==> trial 20: inputs <==
Design pcie_pio_ctrl, start of the top module:
module pcie_pio_ctrl (
  input          clk,
  input          reset,
  input          tvalid,
  input  [63:0]  tdata,
  output         tready,
  input  [7:0]   tstrb,
  input  [21:0]  tuser,
  input          tlast,
  output [7:0]   cfg_addr,
  output [31:0]  cfg_wr_data,
  output         cfg_rd_cmd,
  output         cfg_wr_cmd,
  input  [31:0]  cfg_rd_data,
  input          cfg_valid,
  output         fifo0_wr_cmd,
  output [131:0] fifo0_wr_data,
  input          fifo0_empty_flag,
  input          fifo0_full_flag,
  input          fifo0_prog_full_flag,
  input          fifo1_full_flag,
  input          fifo1_empty_flag,
  output         fifo1_rd_cmd,
  input  [131:0] fifo1_rd_data,
  input  [7:0]   cfg_bus_number,
  input  [4:0]   cfg_device_number,
  input  [2:0]   cfg_function_number,
  input          lnk_up,
  input          cfg_to_turnoff,
  output         cfg_to_turnoff_ok,
  output         tx_tvalid,
  output [63:0]  tx_tdata,
  input          tx_tready,
  output [7:0]   tx_tstrb,
  output         tx_tlast
);
export LEC_CHECK = 0
export CAP_MARGIN = 30
export CORE_MARGIN = 2
export CORE_UTILIZATION = 40
export HOLD_SLACK_MARGIN = 0.04
export SLEW_MARGIN = 20
create_clock -name core_clock -period 10.0 [get_ports {clk}]
run.sh (not shown) runs the stock make flow with config.mk's settings and CLKGATE_MAP_FILE=.
==> trial 33 (differences from trial 20) <==
--- a/flow/config.mk
+++ b/flow/config.mk
@@ -6,7 +6,9 @@
 export NUM_CORES = 4
 export LEC_CHECK = 0
-export CAP_MARGIN = 30
+export CAP_MARGIN = 20
 export CORE_MARGIN = 2
-export CORE_UTILIZATION = 40
-export HOLD_SLACK_MARGIN = 0.04
+export CORE_UTILIZATION = 72
+export CTS_CLUSTER_SIZE = 14
+export PLACE_DENSITY = 0.95
+export SETUP_SLACK_MARGIN = 0.36
 export SLEW_MARGIN = 20
==> flow/constraint.sdc (replaced) <==
create_clock -name core_clock -period 2.81 [get_ports {clk}]
set_input_delay 0.5620 -clock core_clock [delete_from_list [all_inputs] [get_ports {clk}]]
set_output_delay 0.5620 -clock core_clock [all_outputs]
set_load 0.01 [all_outputs]
==> trial 9 (differences from trial 20) <==
--- a/flow/config.mk
+++ b/flow/config.mk
@@ -6,7 +6,6 @@
 export NUM_CORES = 4
 export LEC_CHECK = 0
-export CAP_MARGIN = 30
+export CAP_MARGIN = 20
 export CORE_MARGIN = 2
-export CORE_UTILIZATION = 40
-export HOLD_SLACK_MARGIN = 0.04
+export CORE_UTILIZATION = 19
 export SLEW_MARGIN = 20
==> flow/constraint.sdc (replaced) <==
create_clock -name core_clock -period 13.2 [get_ports {clk}]
set_input_delay 2.6400 -clock core_clock [delete_from_list [all_inputs] [get_ports {clk}]]
set_output_delay 2.6400 -clock core_clock [all_outputs]
set_load 0.01 [all_outputs]
==> flow_summary.json <==
{
  "timing.hold.ws_ps": 438.7,
  "outcome": "no timing/DRC/antenna violations",
  "fmax_mhz": 183.1,
  "design_area_um2": 74850,
  "leakage_nw": 22.41,
  "drv_slew": 0,
  "dieArea_um2": 321900
}
# the run above: trial 9

==> flow_summary.json <==
{
  "ys.flop_type": "edfxtp_1",
  "outcome": "aborted with a tool error",
  "cts-root-buf": "clkbuf_16",
  "die_height_um": 293.4,
  "syn_inst": 5051,
  "last-stage-reached": "5_1_grt",
  "dieArea_um2": 86070,
  "hpwl_um": 129900
}
# the run above: trial 33

==> flow_summary.json <==
{
  "outcome": "no timing/DRC/antenna violations",
  "fmax_mhz": 202.6,
  "drv_slew": 0,
  "timing.hold.ws_ps": 430.3
}
# the run above: trial 20


---

==> inputs of trial 90 <==
pcie_pio_ctrl again, from the RTL that the note above started with.
clock: 10.0 ns
lec_check: 0
abc_area: 1
cap_margin: 30
core_aspect_ratio: 0.56
core_margin: 2
core_utilization: 40
gpl_routability_driven: 1
gpl_timing_driven: 0
hold_slack_margin: 0.04
max_routing_layer: met4
min_routing_layer: met2
place_density_lb_addon: 0.23
slew_margin: 20
==> trial 58: changes against trial 90 <==
ABC_AREA = unset   (was 1)
CAP_MARGIN = 20   (was 30)
CORE_ASPECT_RATIO = unset   (was 0.56)
GPL_ROUTABILITY_DRIVEN = unset   (was 1)
GPL_TIMING_DRIVEN = unset   (was 0)
HOLD_SLACK_MARGIN = unset   (was 0.04)
MAX_ROUTING_LAYER = unset   (was met4)
MIN_ROUTING_LAYER = unset   (was met2)
PLACE_DENSITY_LB_ADDON = unset   (was 0.23)
SETUP_SLACK_MARGIN = -0.38   (was unset)
==> flow/constraint.sdc (replaced) <==
create_clock -name core_clock -period 5.05 [get_ports {clk}]
set_input_delay 1.0100 -clock core_clock [delete_from_list [all_inputs] [get_ports {clk}]]
set_output_delay 1.0100 -clock core_clock [all_outputs]
set_load 0.01 [all_outputs]
==> build 51: changes against trial 90 <==
ABC_AREA = unset   (was 1)
CAP_MARGIN = 20   (was 30)
CORE_ASPECT_RATIO = unset   (was 0.56)
CORE_UTILIZATION = 62   (was 40)
CTS_CLUSTER_DIAMETER = 262   (was unset)
GPL_ROUTABILITY_DRIVEN = unset   (was 1)
GPL_TIMING_DRIVEN = unset   (was 0)
HOLD_SLACK_MARGIN = unset   (was 0.04)
MAX_ROUTING_LAYER = unset   (was met4)
MIN_ROUTING_LAYER = unset   (was met2)
PLACE_DENSITY_LB_ADDON = unset   (was 0.23)
==> flow/constraint.sdc (replaced) <==
create_clock -name core_clock -period 4.26 [get_ports {clk}]
set_input_delay 0.8520 -clock core_clock [delete_from_list [all_inputs] [get_ports {clk}]]
set_output_delay 0.8520 -clock core_clock [all_outputs]
set_load 0.01 [all_outputs]
==> build 28: changes against trial 90 <==
ABC_AREA = unset   (was 1)
CAP_MARGIN = 20   (was 30)
CELL_PAD_IN_SITES_GLOBAL_PLACEMENT = 1   (was unset)
CORE_ASPECT_RATIO = unset   (was 0.56)
CTS_CLUSTER_SIZE = 35   (was unset)
GPL_ROUTABILITY_DRIVEN = unset   (was 1)
HOLD_SLACK_MARGIN = unset   (was 0.04)
MAX_ROUTING_LAYER = unset   (was met4)
MIN_ROUTING_LAYER = unset   (was met2)
PLACE_DENSITY_LB_ADDON = unset   (was 0.23)
TNS_END_PERCENT = 45   (was unset)
==> flow/constraint.sdc (replaced) <==
create_clock -name core_clock -period 3.3 [get_ports {clk}]
set_input_delay 0.6600 -clock core_clock [delete_from_list [all_inputs] [get_ports {clk}]]
set_output_delay 0.6600 -clock core_clock [all_outputs]
set_load 0.01 [all_outputs]
==> results <==
Vert. Die Dim: trial 58 392.2 um; trial 90 299.0 um; build 28 392.2 um; build 51 315.8 um
Worst hold slack across all endpoints: trial 58 0.4407 ns; trial 90 -; build 28 0.3234 ns; build 51 0.4527 ns
Worst-Margin Slew: trial 58 1.140 ns; trial 90 -; build 28 1.224 ns; build 51 1.106 ns
Total clock network power: trial 58 0.0112 W; trial 90 -; build 28 0.0182 W; build 51 0.0127 W
CTS tree: trial 58 built; trial 90 -; build 28 built; build 51 built
Post-synthesis area per instance: trial 58 11.94 um^2; trial 90 8.865 um^2; build 28 11.94 um^2; build 51 11.94 um^2
Number of combinational gates with multiple inputs: trial 58 3124; trial 90 -; build 28 3128; build 51 3124
Crit-path max cell delay: trial 58 0.83 ns; trial 90 -; build 28 0.82 ns; build 51 0.76 ns
YS chip area: trial 58 60290 um^2; trial 90 62160 um^2; build 28 60290 um^2; build 51 60290 um^2
# Taps: trial 58 2016; trial 90 -; build 28 2016; build 51 1276
Non-Clock Inverter Count: trial 58 30; trial 90 -; build 28 30; build 51 30
Count of buffers added by post-CTS timing repair for setup: trial 58 0; trial 90 0; build 28 6; build 51 0
Synthesis-to-layout area growth: trial 58 20.07%; trial 90 -; build 28 23.20%; build 51 18.51%
Status: trial 58 finished clean; trial 90 stopped before the end; build 28 complete, but fails checks; build 51 finished clean
Stage where the flow stopped: trial 58 -; trial 90 5_1_grt; build 28 -; build 51 -
Reasons for failing layout checks: trial 58 -; trial 90 -; build 28 setup timing; build 51 -
Xor/xnor cell area share of the yosys netlist: trial 58 0.0007263; trial 90 0.001127; build 28 0.0007263; build 51 0.0007263
Chip area: trial 58 153900 um^2; trial 90 158700 um^2; build 28 153900 um^2; build 51 99760 um^2
Post-layout instance area: trial 58 72390 um^2; trial 90 -; build 28 74280 um^2; build 51 71450 um^2
Total power density per cell area: trial 58 338.7 nW/um^2; trial 90 -; build 28 520.8 nW/um^2; build 51 398.5 nW/um^2
Average detailed-routed wire length per instance: trial 58 26.63 um; trial 90 -; build 28 30.47 um; build 51 27.61 um
DR top layer: trial 58 met5; trial 90 -; build 28 met5; build 51 met5
Final Core Density: trial 58 0.4833; trial 90 -; build 28 0.4960; build 51 0.7400
Sequential cell area: trial 58 37200 um^2; trial 90 -; build 28 37180 um^2; build 51 37200 um^2
Aggregate routed wire length: trial 58 200.5 mm; trial 90 -; build 28 241.6 mm; build 51 187.7 mm
Weighted congestion reported at the end of routability-driven placement: trial 58 0.8754; trial 90 1.119; build 28 0.9018; build 51 0.9183
Kind of start point of the critical path: trial 58 input pin; trial 90 -; build 28 flop; build 51 flop
Biggest consumer: trial 58 registers; trial 90 -; build 28 registers; build 51 registers
No activity file was given, so power comes from the tool's default toggle rates.
